==> inputs of run a <==
## asx_soupbintcp_itch
module asx_soupbintcp_itch (
    input  wire        clk,
    input  wire        rst,
    input  wire        ip_payload_valid,
    input  wire [7:0]  ip_payload_data,
    input  wire        ip_payload_start,
    input  wire        ip_payload_end,
    output wire [15:0] tcp_src_port,
    output wire [15:0] tcp_dst_port,
    output wire [31:0] tcp_seq_num,
    output wire [31:0] tcp_ack_num,
    output wire [3:0] tcp_data_offset,
    output wire [7:0] tcp_flags,
    output wire [15:0] tcp_window,
    output wire tcp_flag_syn,
    output wire tcp_flag_ack,
    output wire tcp_flag_fin,
    output wire tcp_flag_rst,
    output wire tcp_flag_psh,
    output wire tcp_header_valid,
    output wire tcp_parse_error,
    output wire session_active,
    output wire [63:0] session_sequence,
    output wire [7:0] pkt_type,
    output wire pkt_type_valid,
    output wire pkt_heartbeat,
    output wire pkt_login_accepted,
    output wire pkt_login_rejected,
    output wire pkt_end_session,
    output wire [31:0] seq_data_count,
    output wire [31:0] heartbeat_count,
    output wire parse_error,
    output wire msg_valid,
    output wire [7:0] msg_type,
    output wire msg_error,
    output wire [31:0] timestamp,
    output wire [63:0] order_id,
    output wire [31:0] orderbook_id,
    output wire side,
  ...
export LEC_CHECK = 0
export CAP_MARGIN = 20
export CORE_ASPECT_RATIO = 1.54
export CORE_MARGIN = 2
export CORE_UTILIZATION = 65
export GPL_TIMING_DRIVEN = 1
export SLEW_MARGIN = 40
create_clock -name core_clock -period 3.36 [get_ports {clk}]
run.sh (not shown) runs the stock make flow with config.mk's settings and CLKGATE_MAP_FILE=.
==> run b (differences from run a) <==
Settings changed: CORE_ASPECT_RATIO 1.54 to 1.2, CORE_UTILIZATION 65 to 66, CTS_CLUSTER_SIZE set to 51, HOLD_SLACK_MARGIN set to 0.27, SETUP_SLACK_MARGIN set to -0.2.
==> flow/constraint.sdc (replaced) <==
create_clock -name core_clock -period 2.77 [get_ports {clk}]
set_input_delay 0.5540 -clock core_clock [delete_from_list [all_inputs] [get_ports {clk}]]
set_output_delay 0.5540 -clock core_clock [all_outputs]
set_load 0.01 [all_outputs]
==> run c (differences from run a) <==
Settings changed: ABC_AREA set to 1, CORE_ASPECT_RATIO 1.54 to 0.5, CORE_UTILIZATION 65 to 68, CTS_CLUSTER_DIAMETER set to 62, GPL_TIMING_DRIVEN 1 to unset, SLEW_MARGIN 40 to 20.
==> flow/constraint.sdc (replaced) <==
create_clock -name core_clock -period 2.51 [get_ports {clk}]
set_input_delay 0.5020 -clock core_clock [delete_from_list [all_inputs] [get_ports {clk}]]
set_output_delay 0.5020 -clock core_clock [all_outputs]
set_load 0.01 [all_outputs]
==> comparison table <==
Internal cell power: run a 0.0143 W; run c -; run b 0.0179 W
Floorplan core area: run a 45300 um2; run c 46600 um2; run b 44700 um2
Routed via count: run a 25500; run c -; run b 27500
Run status: run a no timing/DRC/antenna violations; run c aborted with a tool error; run b finished with violations
Stage where the flow stopped: run a -; run c global routing (5_1_grt); run b -
Violated checks: run a -; run c -; run b setup timing
Adder Area Share: run a 1.90%; run c 1.76%; run b 1.90%
Final Routed Wirelength: run a 104000 um; run c -; run b 119000 um
Number of different library cells in the post-synthesis netlist: run a 69; run c 57; run b 69
Worst reg-to-reg setup slack: run a 170 ps; run c -; run b -650 ps
Critical path depth in cells: run a 7; run c -; run b 5
Inserted tap cell count: run a 594; run c -; run b 565
Max IR drop VDD: run a 0.000497 V; run c -; run b 0.000489 V
Number of DRC markers in iteration 0: run a 2734; run c -; run b 3865
Sort of element at the start of the critical path: run a flip-flop; run c -; run b flip-flop
Clock edge transition at the registers on the reported setup and hold paths: run a 70 ps; run c -; run b 70 ps
Switching Fraction: run a 20.9%; run c -; run b 21.5%
Clock power share: run a 45.0%; run c -; run b 47.0%

========
==> inputs of job 5866 <==
asx_soupbintcp_itch again, from the RTL that the note above started with.
make LEC_CHECK=0 ABC_AREA=1 CAP_MARGIN=20 CORE_MARGIN=7 CORE_UTILIZATION=68 CTS_CLUSTER_SIZE=56 MIN_ROUTING_LAYER=met2 PLACE_DENSITY_LB_ADDON=0.18 SLEW_MARGIN=30 TNS_END_PERCENT=80 finish   # period 4.99 ns
==> job 7784: changes against job 5866 <==
Settings changed: ABC_AREA 1 to not set, CORE_MARGIN 7 to 2, CORE_UTILIZATION 68 to 40, CTS_CLUSTER_SIZE 56 to not set, MIN_ROUTING_LAYER met2 to not set, PLACE_DENSITY_LB_ADDON 0.18 to not set, SLEW_MARGIN 30 to 20, TNS_END_PERCENT 80 to not set.
==> flow/constraint.sdc (replaced) <==
create_clock -name core_clock -period 3.63 [get_ports {clk}]
set_input_delay 0.7260 -clock core_clock [delete_from_list [all_inputs] [get_ports {clk}]]
set_output_delay 0.7260 -clock core_clock [all_outputs]
set_load 0.01 [all_outputs]
==> comparison <==
Job 7784 completed without violations. Job 5866 did not get past global routing. Between job 7784 and job 5866, the lower die area is in job 5866 (gap about 43%, measured against job 5866). Synthesized cell count: job 5866 is larger than job 7784 (30%). Area after synthesis: job 7784 is smaller than job 5866 (about 7%).
==> figures <==
Outcome: job 5866 stopped before the end; job 7784 no timing/DRC/antenna violations
Last stage reached: job 5866 global routing; job 7784 -
Per-instance average area after synthesis: job 5866 8.953 sq um; job 7784 10.78 sq um
Register share after synthesis: job 5866 0.5826; job 7784 0.6274
Placer congestion estimate: job 5866 1.093; job 7784 0.8728
Total cells reported by yosys after synthesis: job 5866 3,567; job 7784 2,751
Die footprint: job 5866 53,230 sq um; job 7784 76,340 sq um
Mux share: job 5866 0; job 7784 0.02038
Syn Nets: job 5866 3,625; job 7784 2,809
Detailed Place HPWL: job 5866 81,450 um; job 7784 69,280 um
Fa+ha+maj area frac: job 5866 0.01763; job 7784 0.01898
Area fraction in compound gates after synthesis: job 5866 0.09853; job 7784 0.06396
Chip Width: job 5866 230.7 um; job 7784 276.3 um
Syn Std Cell Area: job 5866 31,940 sq um; job 7784 29,660 sq um
Synth Area in Simple Gates: job 5866 0.2100; job 7784 0.1842
Chip area estimate from yosys synthesis: job 5866 31,940 sq um; job 7784 29,660 sq um
Die H: job 5866 230.7 um; job 7784 276.3 um
Number of rows created at floorplan: job 5866 79; job 7784 99
Setup slack at placement: job 5866 1.446 ns; job 7784 0.2974 ns
Share of the core filled by cells before placement: job 5866 0.6874; job 7784 0.4051
Synthesized netlist cell count: job 5866 3,567; job 7784 2,751

========
==> inputs of v37 <==
asx_soupbintcp_itch again, from the RTL that the note above started with.
make LEC_CHECK=0 ABC_AREA=1 CAP_MARGIN=20 CORE_MARGIN=2 CORE_UTILIZATION=72 CTS_CLUSTER_DIAMETER=315 CTS_CLUSTER_SIZE=97 MAX_ROUTING_LAYER=met4 PLACE_DENSITY_LB_ADDON=0.08 SETUP_SLACK_MARGIN=0.72 SLEW_MARGIN=20 finish   # period 2.71 ns
==> v32: changes against v37 <==
Settings changed: ABC_AREA 1 to unset, CORE_UTILIZATION 72 to 70, CTS_CLUSTER_DIAMETER 315 to unset, CTS_CLUSTER_SIZE 97 to unset, MAX_ROUTING_LAYER met4 to unset, PLACE_DENSITY_LB_ADDON 0.08 to unset, SETUP_SLACK_MARGIN 0.72 to unset.
==> flow/constraint.sdc (replaced) <==
create_clock -name core_clock -period 1.45 [get_ports {clk}]
set_input_delay 0.2900 -clock core_clock [delete_from_list [all_inputs] [get_ports {clk}]]
set_output_delay 0.2900 -clock core_clock [all_outputs]
set_load 0.01 [all_outputs]
==> v25: changes against v37 <==
Settings changed: ABC_AREA 1 to unset, CORE_ASPECT_RATIO set to 0.5, CORE_UTILIZATION 72 to 62, CTS_CLUSTER_DIAMETER 315 to unset, CTS_CLUSTER_SIZE 97 to unset, MAX_ROUTING_LAYER met4 to unset, PLACE_DENSITY_LB_ADDON 0.08 to unset, SETUP_SLACK_MARGIN 0.72 to unset.
==> flow/constraint.sdc (replaced) <==
create_clock -name core_clock -period 2.51 [get_ports {clk}]
set_input_delay 0.5020 -clock core_clock [delete_from_list [all_inputs] [get_ports {clk}]]
set_output_delay 0.5020 -clock core_clock [all_outputs]
set_load 0.01 [all_outputs]
==> results <==
| item | v37 | v32 | v25 |
|---|---|---|---|
| Result of the run | aborted with a tool error | aborted with a tool error | finished with violations |
| Last stage reached | global routing | detailed placement | - |
| Reasons for failing layout checks | - | - | negative setup slack |
| Half-perimeter wire length of the detailed placement result | 88,700 µm | - | 60,200 µm |
| Post-synthesis mux area share | 0% | 2.04% | 2.04% |
| Xor/xnor share | 2.61% | 5.79% | 5.79% |
| Fraction of the mapped netlist area in adder cells | 1.76% | 1.90% | 1.90% |
| Post-Synth AOI/OAI Area | 9.85% | 6.40% | 6.40% |
| Die height | 215 µm | 210 µm | 159 µm |
| Clock sink count | 765 | - | 765 |
| Worst Setup Slack post-DPL | -346 ps | - | -284 ps |
| Sequential cell area fraction in the yosys report | 58.3% | 62.7% | 62.7% |
| Fraction of the core area occupied by cells at floorplan | 72.5% | 70.9% | 63.1% |
| Max-area cell share | 30.9% | 33.3% | 33.3% |
| Unique cell type count in the Yosys netlist | 57 | 69 | 69 |
| RD Place Congestion | 1.07 | 0.974 | 0.906 |
| Top cell type by instance count after synthesis | nand2_1 | dfxtp_1 | dfxtp_1 |
| Placed cell area | 39,800 µm² | - | 38,300 µm² |
| Total CTS buffers | 11 | - | 61 |

========
==> inputs of job 1823 <==
asx_soupbintcp_itch again, from the RTL that the note above started with.
==> flow/design.v (excerpt) <==
module asx_soupbintcp_itch (
    input  wire        clk,
    input  wire        rst,
    input  wire        ip_payload_valid,
    input  wire [7:0]  ip_payload_data,
    input  wire        ip_payload_start,
    input  wire        ip_payload_end,
    output wire [15:0] tcp_src_port,
    output wire [15:0] tcp_dst_port,
    output wire [31:0] tcp_seq_num,
    output wire [31:0] tcp_ack_num,
    output wire [3:0] tcp_data_offset,
    output wire [7:0] tcp_flags,
    output wire [15:0] tcp_window,
    output wire tcp_flag_syn,
    output wire tcp_flag_ack,
    output wire tcp_flag_fin,
    output wire tcp_flag_rst,
    output wire tcp_flag_psh,
    output wire tcp_header_valid,
    output wire tcp_parse_error,
    output wire session_active,
    output wire [63:0] session_sequence,
    output wire [7:0] pkt_type,
    output wire pkt_type_valid,
    output wire pkt_heartbeat,
    output wire pkt_login_accepted,
    output wire pkt_login_rejected,
    output wire pkt_end_session,
    output wire [31:0] seq_data_count,
    output wire [31:0] heartbeat_count,
    output wire parse_error,
    output wire msg_valid,
    output wire [7:0] msg_type,
    output wire msg_error,
    output wire [31:0] timestamp,
    output wire [63:0] order_id,
    output wire [31:0] orderbook_id,
    output wire side,
    output wire add_order_valid,
    output wire add_order_start,
    output wire [63:0] quantity,
    output wire [31:0] price,
    output wire [15:0] order_attributes,
    output wire order_executed_valid,
    output wire [63:0] exec_quantity,
    output wire order_cancel_valid,
    output wire order_delete_valid,
    output wire order_replace_valid,
    output wire directory_valid,
    output wire system_event_valid,
    output wire [7:0] event_code,
    output wire [31:0] total_messages,
    output wire [31:0] parse_errors
);
export LEC_CHECK = 0
export ABC_AREA = 1
export CAP_MARGIN = 20
export CORE_MARGIN = 2
export CORE_UTILIZATION = 72
export CTS_CLUSTER_DIAMETER = 315
export CTS_CLUSTER_SIZE = 41
export MAX_ROUTING_LAYER = met4
export PLACE_DENSITY = 0.66
export SETUP_SLACK_MARGIN = 0.72
export SLEW_MARGIN = 20
create_clock -name core_clock -period 2.71 [get_ports {clk}]
==> job 8953 (differences from job 1823) <==
- CTS_CLUSTER_DIAMETER: 315 -> 397
- CTS_CLUSTER_SIZE: 41 -> unset
- MAX_ROUTING_LAYER: met4 -> unset
- PLACE_DENSITY: 0.66 -> unset
- SETUP_SLACK_MARGIN: 0.72 -> 0.3
==> flow/constraint.sdc (replaced) <==
create_clock -name core_clock -period 1.25 [get_ports {clk}]
set_input_delay 0.2500 -clock core_clock [delete_from_list [all_inputs] [get_ports {clk}]]
set_output_delay 0.2500 -clock core_clock [all_outputs]
set_load 0.01 [all_outputs]
==> job 7605 (differences from job 1823) <==
- ABC_AREA: 1 -> unset
- CORE_UTILIZATION: 72 -> 9
- CTS_CLUSTER_DIAMETER: 315 -> unset
- CTS_CLUSTER_SIZE: 41 -> unset
- MAX_ROUTING_LAYER: met4 -> unset
- PLACE_DENSITY: 0.66 -> unset
- SETUP_SLACK_MARGIN: 0.72 -> unset
==> flow/constraint.sdc (replaced) <==
create_clock -name core_clock -period 7.24 [get_ports {clk}]
set_input_delay 1.4480 -clock core_clock [delete_from_list [all_inputs] [get_ports {clk}]]
set_output_delay 1.4480 -clock core_clock [all_outputs]
set_load 0.01 [all_outputs]
==> results <==
item	job 8953	job 7605	job 1823
Die span in x	215 um	578 um	215 um
Dpl hpwl	-	85700 um	85400 um
YS chip area	31900 um2	29700 um2	31900 um2
Htree depth	-	3	1
Last weighted congestion value of the routability-driven placer	1.03	0.761	1.08
Number of buffers created by CTS	-	94	22
Chip area	46100 um2	334000 um2	46100 um2
Cells after synthesis	3567	2751	3567
Row cnt	77	210	77
Post-place setup slack	-	2.46 ns	-0.186 ns
Run status	did not finish	complete, no violations	did not finish
Stage where the flow stopped	3_5_place_dp	-	5_1_grt
Mean instance size in the synthesized netlist	8.95 um2	10.8 um2	8.95 um2
Top-area cell type share of the netlist area	0.309	0.333	0.309
Synthesized net count	3625	2809	3625
Proportion of synthesized chip area in sequential cells	0.583	0.627	0.583
No activity file was given, so power comes from the tool's default toggle rates.
